run A:
// apollo_top
module apollo_top(
	input clk,
   input rst_n,
	input rs232_rx,	 
	output rs232_tx,	 
	input[7:0] in_ad_data,
	output out_ad_clk,
	output Sftclk,
	output Lchclk,
	output SDout,
	output test1,
	output test2
    );
Size in the first run: roughly 1400 flip-flops, roughly 18 I/O pins, ~58000 µm² of cells after synthesis.
==> flow/config.mk <==
export PLATFORM = sky130hd
export DESIGN_NAME = apollo_top
export DESIGN_NICKNAME = apollo_top
export VERILOG_FILES = /design/flow/design.v
export SDC_FILE = /design/flow/constraint.sdc
export NUM_CORES = 4
export LEC_CHECK = 0
export ABC_AREA = 1
export CAP_MARGIN = 5
export CELL_PAD_IN_SITES_DETAIL_PLACEMENT = 0
export CELL_PAD_IN_SITES_GLOBAL_PLACEMENT = 0
export CORE_ASPECT_RATIO = 1.55
export CORE_MARGIN = 2
export CORE_UTILIZATION = 72
export CTS_CLUSTER_DIAMETER = 42
export CTS_CLUSTER_SIZE = 15
export GPL_ROUTABILITY_DRIVEN = 1
export MAX_ROUTING_LAYER = met4
export PLACE_DENSITY_LB_ADDON = 0.28
export SETUP_SLACK_MARGIN = -0.11
export SLEW_MARGIN = 30
==> flow/constraint.sdc <==
create_clock -name core_clock -period 2.45 [get_ports {clk}]
set_input_delay 0.4900 -clock core_clock [delete_from_list [all_inputs] [get_ports {clk}]]
set_output_delay 0.4900 -clock core_clock [all_outputs]
set_load 0.01 [all_outputs]
run.sh (not shown) runs the stock make flow with config.mk's settings and CLKGATE_MAP_FILE=.
To summarise run A: no stage aborted, but the layout did not pass its checks, failing on negative setup slack.
## Diff of input files: run B against run A
# run A
export LEC_CHECK = 0
export ABC_AREA = 1
export CAP_MARGIN = 5
export CELL_PAD_IN_SITES_DETAIL_PLACEMENT = 0
export CELL_PAD_IN_SITES_GLOBAL_PLACEMENT = 0
export CORE_ASPECT_RATIO = 1.55
export CORE_MARGIN = 2
export CORE_UTILIZATION = 72
export CTS_CLUSTER_DIAMETER = 42
export CTS_CLUSTER_SIZE = 15
export GPL_ROUTABILITY_DRIVEN = 1
export MAX_ROUTING_LAYER = met4
export PLACE_DENSITY_LB_ADDON = 0.28
export SETUP_SLACK_MARGIN = -0.11
export SLEW_MARGIN = 30
create_clock -name core_clock -period 2.45 [get_ports {clk}]
# run B
export LEC_CHECK = 0
export CAP_MARGIN = 20
export CORE_MARGIN = 2
export CORE_UTILIZATION = 72
export SETUP_SLACK_MARGIN = 2.64
export SLEW_MARGIN = 20
create_clock -name core_clock -period 9.23 [get_ports {clk}]
==> results <==
What run B reported for first-iteration DRC count has to be multiplied by 1.9 to get the figure for run A.
NOTE: pin count of the biggest net entering global routing in run B falls short of that of run A
Run B completed every stage of the flow, and the final layout passed the timing, design-rule and antenna checks.
Clock-buffer cell count in run B vs run A: up 24%
Summary of the comparison: clock network area share is higher in run B, relative to run A.
Final count of negative-setup-slack endpoints, run B and run A: lower on run B
Synthesized cell count (run B vs. run A) decreases by more than a quarter
| layout overhead on the synthesized area | run B vs run A | ≈ equal |
diff inputs: run B => run C
# run B
export LEC_CHECK = 0
export CAP_MARGIN = 20
export CORE_MARGIN = 2
export CORE_UTILIZATION = 72
export SETUP_SLACK_MARGIN = 2.64
export SLEW_MARGIN = 20
create_clock -name core_clock -period 9.23 [get_ports {clk}]
# run C
export LEC_CHECK = 0
export CAP_MARGIN = 20
export CORE_MARGIN = 2
export CORE_UTILIZATION = 40
export PLACE_DENSITY = 0.6
export SLEW_MARGIN = 20
create_clock -name core_clock -period 20.0 [get_ports {clk}]
Run C finished end to end and its layout was clean on timing, DRC and antenna. From run B to run C the numbers moved as follows: final cell count saw an increase; number of nets at the end of the flow saw little to no change; fraction of cell area in non-clock buffers saw little to no change; post-placement worst setup slack saw an increase; layout-stage area growth over the synthesis result saw an increase. Run C against run B: area of the core picked up an extra about 80%; clock network power share picked up an extra 0.6 points; worst-case reg-to-reg path depth lost 7. Run C ends up with higher setup slack than run B does.

* * *

AL:
Starting RTL as in the previous note.
## apollo_top
module apollo_top(
	input clk,
   input rst_n,
	input rs232_rx,	 
	output rs232_tx,	 
	input[7:0] in_ad_data,
	output out_ad_clk,
	output Sftclk,
	output Lchclk,
	output SDout,
	output test1,
	output test2
    );
clock: 4.48 ns
lec_check: 0
cap_margin: 20
core_margin: 2
core_utilization: 72
cts_cluster_diameter: 29
cts_cluster_size: 57
hold_slack_margin: 0.29
place_density_lb_addon: 0.0
setup_slack_margin: 1.33
slew_margin: 20
### AL -> PW
Settings: SETUP_SLACK_MARGIN no longer set, was 1.33; CTS_CLUSTER_SIZE now 32, was 57; CTS_CLUSTER_DIAMETER no longer set, was 29; HOLD_SLACK_MARGIN now -0.09, was 0.29; PLACE_DENSITY_LB_ADDON no longer set, was 0.0; the clock period (ns, I/O delays scaled along) now 17.0, was 4.48.
Every stage of the flow completed for AL, and the final layout passed the timing, design-rule and antenna checks.
PW: done, clean on timing, DRC and antenna
The run showing the greater fraction of power consumed by the clock network is AL.
Power in PW is 80% lower than in AL
A worst-path cell with the longest stage delay of clkdlybuf4s50_1 is what PW shows, while dfstp_2 belongs to AL.
Going from AL to PW, the portion of the layout cell area used by non-clock buffers was found to have gone down by 0.58 points.
Diff AL -> PW: via count decreased by about 5% relative to the old numbers; layout net count shows a reduction of 130; cell count fell by 224.

* * *

Starting RTL as in the previous note.
## apollo_top
module apollo_top(
	input clk,
   input rst_n,
	input rs232_rx,	 
	output rs232_tx,	 
	input[7:0] in_ad_data,
	output out_ad_clk,
	output Sftclk,
	output Lchclk,
	output SDout,
	output test1,
	output test2
    );
clock: 20.0 ns
lec_check: 0
abc_area: 1
cap_margin: 20
cell_pad_in_sites_detail_placement: 2
core_margin: 5
core_utilization: 52
cts_cluster_size: 72
gpl_timing_driven: 0
hold_slack_margin: 0.27
place_density_lb_addon: 0.25
setup_slack_margin: 2.37
slew_margin: 20
The baseline never finished: it broke off in detailed placement (3_5_place_dp) (DPL-0033).
==> next run, changes <==
ABC_AREA = default   (was 1)
CELL_PAD_IN_SITES_DETAIL_PLACEMENT = default   (was 2)
CORE_MARGIN = 2   (was 5)
CORE_UTILIZATION = 40   (was 52)
CTS_CLUSTER_SIZE = default   (was 72)
GPL_TIMING_DRIVEN = default   (was 0)
HOLD_SLACK_MARGIN = default   (was 0.27)
PLACE_DENSITY = 0.6   (was default)
PLACE_DENSITY_LB_ADDON = default   (was 0.25)
SETUP_SLACK_MARGIN = default   (was 2.37)
clock period = 7.88 ns   (was 20.0 ns; I/O delays follow)
The changed run finished clean.
Synthesized cell count shrinks by about 35%.
Area after synthesis fell by about 2%.
Die size went up by about 23%.
==> next run, changes <==
ABC_AREA = 1   (was default)
CORE_UTILIZATION = 72   (was 40)
PLACE_DENSITY = default   (was 0.6)
PLACE_DENSITY_LB_ADDON = 0.28   (was default)
clock period = 16.0 ns   (was 7.88 ns; I/O delays follow)
What happened: Non-clock buffer count fell by 1; clock-buffer cell count goes down by 13; wire length rose by a quarter to a third; power is lower by well over a third; area after synthesis rose by a few percent; register-to-register slack improves by 7.6 ns; first-iteration DRC count climbs by well over a third; cell count is higher by about a fifth; sequential share of layout area grows by 0.57 points; setup slack improves by 6.7 ns.
==> next run, changes <==
ABC_AREA = default   (was 1)
PLACE_DENSITY_LB_ADDON = 0.0   (was 0.28)
SETUP_SLACK_MARGIN = 1.33   (was default)
clock period = 4.48 ns   (was 16.0 ns; I/O delays follow)
What happened: The new run completed with no timing, DRC or antenna violations; power increases to 3.6 times its value; routed wire length decreases by 17%; register-to-register slack degrades by 11 ns; sequential share of layout area decreases by 0.14 points; utilization increases by 1.8 points; via count decreases by 26%; die area decreases by 2.0%; hold slack degrades by 0.17 ns; synthesized area decreases by 2.0%; non-clock buffer count increases by 34.
==> next run, changes <==
SETUP_SLACK_MARGIN = 1.15   (was 1.33)
clock period = 4.45 ns   (was 4.48 ns; I/O delays follow)
The changed run completed without violations.
Setup slack loses 0.041 ns.
Via count is lower by 0.44%.
Synthesized area does not change.
Worst hold slack loses 0.11 ns.
Flip-flop count is unchanged.
Routed wire length is lower by 1.9%.

* * *

Starting RTL as in the previous note.
// apollo_top
module apollo_top(
	input clk,
   input rst_n,
	input rs232_rx,	 
	output rs232_tx,	 
	input[7:0] in_ad_data,
	output out_ad_clk,
	output Sftclk,
	output Lchclk,
	output SDout,
	output test1,
	output test2
    );
wire[7:0] tx_in;
wire tx_write;
wire[7:0] rx_out;
wire rx_over;
my_uart	uart(	.clk(clk),
					.rst_n(rst_n),
					.rs232_rx(rs232_rx),
					.rs232_tx(rs232_tx),
					.tx_in(tx_in),
					.tx_write(tx_write),
					.rx_out(rx_out),
					.rx_over(rx_over)
					);
wire[7:0] recv_in;
wire recv_write;
wire recv_en;
wire recv_rst;
wire [7:0] scode;
wire scode_rdy;
wire [7:0] level;
controller controller(	.clk(clk),
								.rst_n(rst_n),
								.rx_out(rx_out),
								.rx_over(rx_over),
								.recv_in(recv_in),
								.recv_write(recv_write),
								.tx_in(tx_in),
								.tx_write(tx_write),
								.recv_ce(recv_en),
								.recv_rst(recv_rst),
								.scode(scode),
								.scode_rdy(scode_rdy),
								.level(level)
								);
segment_driver segment(	.clk(clk),
								.rst_n(rst_n),
								.bin({2'b00, scode}),
								.refresh(scode_rdy),
								.Sftclk(Sftclk),
								.Lchclk(Lchclk),
								.SDout(SDout));
wire[7:0] ad_data_in;
wire ad_data_rdy;
  ...
make LEC_CHECK=0 ABC_AREA=0 CAP_MARGIN=10 CELL_PAD_IN_SITES_GLOBAL_PLACEMENT=2 CORE_ASPECT_RATIO=1.49 CORE_MARGIN=2 CORE_UTILIZATION=57 GPL_TIMING_DRIVEN=0 MAX_ROUTING_LAYER=met4 MIN_ROUTING_LAYER=met2 PLACE_DENSITY_LB_ADDON=0.12 SETUP_SLACK_MARGIN=-0.13 SLEW_MARGIN=40 TNS_END_PERCENT=60 finish   # period 11.4 ns
The first run finished but fails on DRC.
==> next run, changes <==
Settings changed: CELL_PAD_IN_SITES_GLOBAL_PLACEMENT 2 to 3.
Clock period 11.4 ns to 20.0 ns, I/O delays scaled along.
=> With this change the flow aborted during global placement without I/O (3_1_place_gp_skip_io) with FLW-0024. Area after synthesis does not change. Die area is unchanged. Synthesized cell count stays the same.
==> next run, changes <==
Settings changed: ABC_AREA 0 to unset, CAP_MARGIN 10 to 20, CORE_ASPECT_RATIO 1.49 to unset, CORE_UTILIZATION 57 to 40, MAX_ROUTING_LAYER met4 to unset, MIN_ROUTING_LAYER met2 to unset, PLACE_DENSITY_LB_ADDON 0.12 to unset, SLEW_MARGIN 40 to 20, TNS_END_PERCENT 60 to unset.
- This time the run finished with timing, DRC and antenna clean
- synthesized cell count is unchanged
- die size increases by about 40%
- area after synthesis does not change
==> next run, changes <==
Settings changed: ABC_AREA set to 1, CAP_MARGIN 20 to 10, CORE_ASPECT_RATIO set to 1.49, CORE_UTILIZATION 40 to 57, GPL_TIMING_DRIVEN 0 to 1, MAX_ROUTING_LAYER set to met4, MIN_ROUTING_LAYER set to met2, PLACE_DENSITY_LB_ADDON set to 0.12, SLEW_MARGIN 20 to 40, TNS_END_PERCENT set to 60.
Result:
- With this change the flow never finished: it broke off in global placement without I/O (3_1_place_gp_skip_io)
- synthesized area came out higher by a few percent
- synthesized cell count came out higher by well over a third
- die size came out lower by a quarter to a third
==> next run, changes <==
Settings changed: CAP_MARGIN 10 to 20, CELL_PAD_IN_SITES_GLOBAL_PLACEMENT 3 to unset, CORE_ASPECT_RATIO 1.49 to unset, CORE_UTILIZATION 57 to 72, CTS_CLUSTER_SIZE set to 74, GPL_TIMING_DRIVEN 1 to unset, MAX_ROUTING_LAYER met4 to unset, MIN_ROUTING_LAYER met2 to unset, PLACE_DENSITY_LB_ADDON 0.12 to 0.29, SETUP_SLACK_MARGIN -0.13 to unset, TNS_END_PERCENT 60 to unset.
Clock period 20.0 ns to 17.9 ns, I/O delays scaled along.
The new run passed the timing, design-rule and antenna checks.
Synthesized cell count is unchanged.
Die area fell by 21%.
Synthesized area is unchanged.
==> next run, changes <==
Settings changed: ABC_AREA 1 to unset, CORE_UTILIZATION 72 to 40, CTS_CLUSTER_SIZE 74 to unset, PLACE_DENSITY set to 0.6, PLACE_DENSITY_LB_ADDON 0.29 to unset, SLEW_MARGIN 40 to 20.
Clock period 17.9 ns to 4.95 ns, I/O delays scaled along.
Setup slack degrades by 10000 ps.
Wire length fell by 22%.
Final area grows by 0.69%.
Utilization is lower by 34 points.
Global-route usage drops by 16 points.

* * *

job 6724:
Starting RTL as in the previous note.
make LEC_CHECK=0 CAP_MARGIN=20 CELL_PAD_IN_SITES_DETAIL_PLACEMENT=0 CORE_ASPECT_RATIO=1.55 CORE_MARGIN=2 CORE_UTILIZATION=72 CTS_CLUSTER_DIAMETER=121 GPL_ROUTABILITY_DRIVEN=0 HOLD_SLACK_MARGIN=0.3 PLACE_DENSITY_LB_ADDON=0.01 SETUP_SLACK_MARGIN=1.27 SLEW_MARGIN=15 finish   # period 4.38 ns
Job 6724 reached the final stage; the timing, design-rule and antenna checks on its layout passed.
Inputs modified between job 6724 and job 8510:
Settings: a change of PLACE_DENSITY_LB_ADDON from 0.01 to 0.18; a deleted HOLD_SLACK_MARGIN that had been 0.3.
==> results <==
Job 8510 completed end to end with timing, DRC and antenna clean. Comparing critical path's largest stage delay for job 6724 and job 8510, the smaller number came from job 6724. Job 8510 against job 6724: sequential fraction of total cell area fell 0.19 points, total power draw rose 0.00064 W. Job 6724 ended up with reg2reg as its path type of the worst min-delay path; job 8510 ended up with in2async. Job 8510 can be clocked faster than job 6724. Setup total negative slack: job 8510 vs job 6724 identical. In the reports for job 6724 and job 8510, the larger number of gates given a new drive strength after cts belongs to job 8510. Delta (job 8510 minus job 6724): number of flops mapped to enable cells by yosys comparable; design area now larger; worst-case register-to-register setup slack now smaller.
## Diff of input files: job 9354 against job 8510
Settings: SLEW_MARGIN changed from 15 to 40; SETUP_SLACK_MARGIN changed from 1.27 to 1.03; CORE_UTILIZATION changed from 72 to 70.
Findings:
STATUS number of DRC violations after detailed-routing iteration 0: job 9354 wins against job 8510. Job 9354 vs job 8510 — largest net degree at the start of global routing dropped slightly. Job 9354 against job 8510: cell count essentially unchanged; static leakage essentially unchanged; worst setup slack decreased 0.12 ns; final-layout worst hold slack decreased 0.010 ns; share of power burned in registers increased 0.6 points. Comparing job 9354 and job 8510, arrival time at the worst endpoint is higher on job 9354. Job 9354 vs job 8510: maximum clock frequency down in job 9354. Compared with job 8510, job 9354 shows a higher floorplan die area. Looking at global-route wire length before repair across job 9354 and job 8510, the one that comes out lower is job 9354.

* * *

east:
Starting RTL as in the previous note.
==> flow/config.mk <==
export PLATFORM = sky130hd
export DESIGN_NAME = apollo_top
export DESIGN_NICKNAME = apollo_top
export VERILOG_FILES = /design/flow/design.v
export SDC_FILE = /design/flow/constraint.sdc
export NUM_CORES = 4
export LEC_CHECK = 0
export CAP_MARGIN = 20
export CELL_PAD_IN_SITES_DETAIL_PLACEMENT = 0
export CORE_ASPECT_RATIO = 0.89
export CORE_MARGIN = 2
export CORE_UTILIZATION = 72
export CTS_CLUSTER_DIAMETER = 28
export GPL_ROUTABILITY_DRIVEN = 0
export PLACE_DENSITY_LB_ADDON = 0.01
export SETUP_SLACK_MARGIN = 1.27
export SLEW_MARGIN = 15
==> flow/constraint.sdc <==
create_clock -name core_clock -period 4.38 [get_ports {clk}]
set_input_delay 0.8760 -clock core_clock [delete_from_list [all_inputs] [get_ports {clk}]]
set_output_delay 0.8760 -clock core_clock [all_outputs]
set_load 0.01 [all_outputs]
Input changes introduced in north (baseline for comparison: east):
-- flow/config.mk --
<<< east, line 10
export CORE_ASPECT_RATIO = 0.89
>>> north, line 10
export CORE_ASPECT_RATIO = 1.55
<<< east, line 13
export CTS_CLUSTER_DIAMETER = 28
>>> north, line 13
export CTS_CLUSTER_DIAMETER = 121
export CTS_CLUSTER_SIZE = 25
<<< east, line 15
export PLACE_DENSITY_LB_ADDON = 0.01
export SETUP_SLACK_MARGIN = 1.27
>>> north, line 16
export HOLD_SLACK_MARGIN = 0.29
export PLACE_DENSITY_LB_ADDON = 0.18
export SETUP_SLACK_MARGIN = 1.29
Findings:
- east: no failed stages, no open violations at the end
- The flow did not stop early for north: all stages ran, and the layout cleared the timing, design-rule and antenna checks.
- Power per unit of standard cell area | north below east
- From north to east, synthesized instance count did not move at all.
- Taking east as the reference, in north total power fell by 0.011 W; half-perimeter wire length of the detailed placement result rose by about 6%; non-filler instance count after layout fell by 5.4%; via count fell by about 5%.
- For north, the group drawing the most power was sequential cells, unlike east, where it was the clock network.
Power figures rest on the tool's default switching activity, not on a simulated workload.
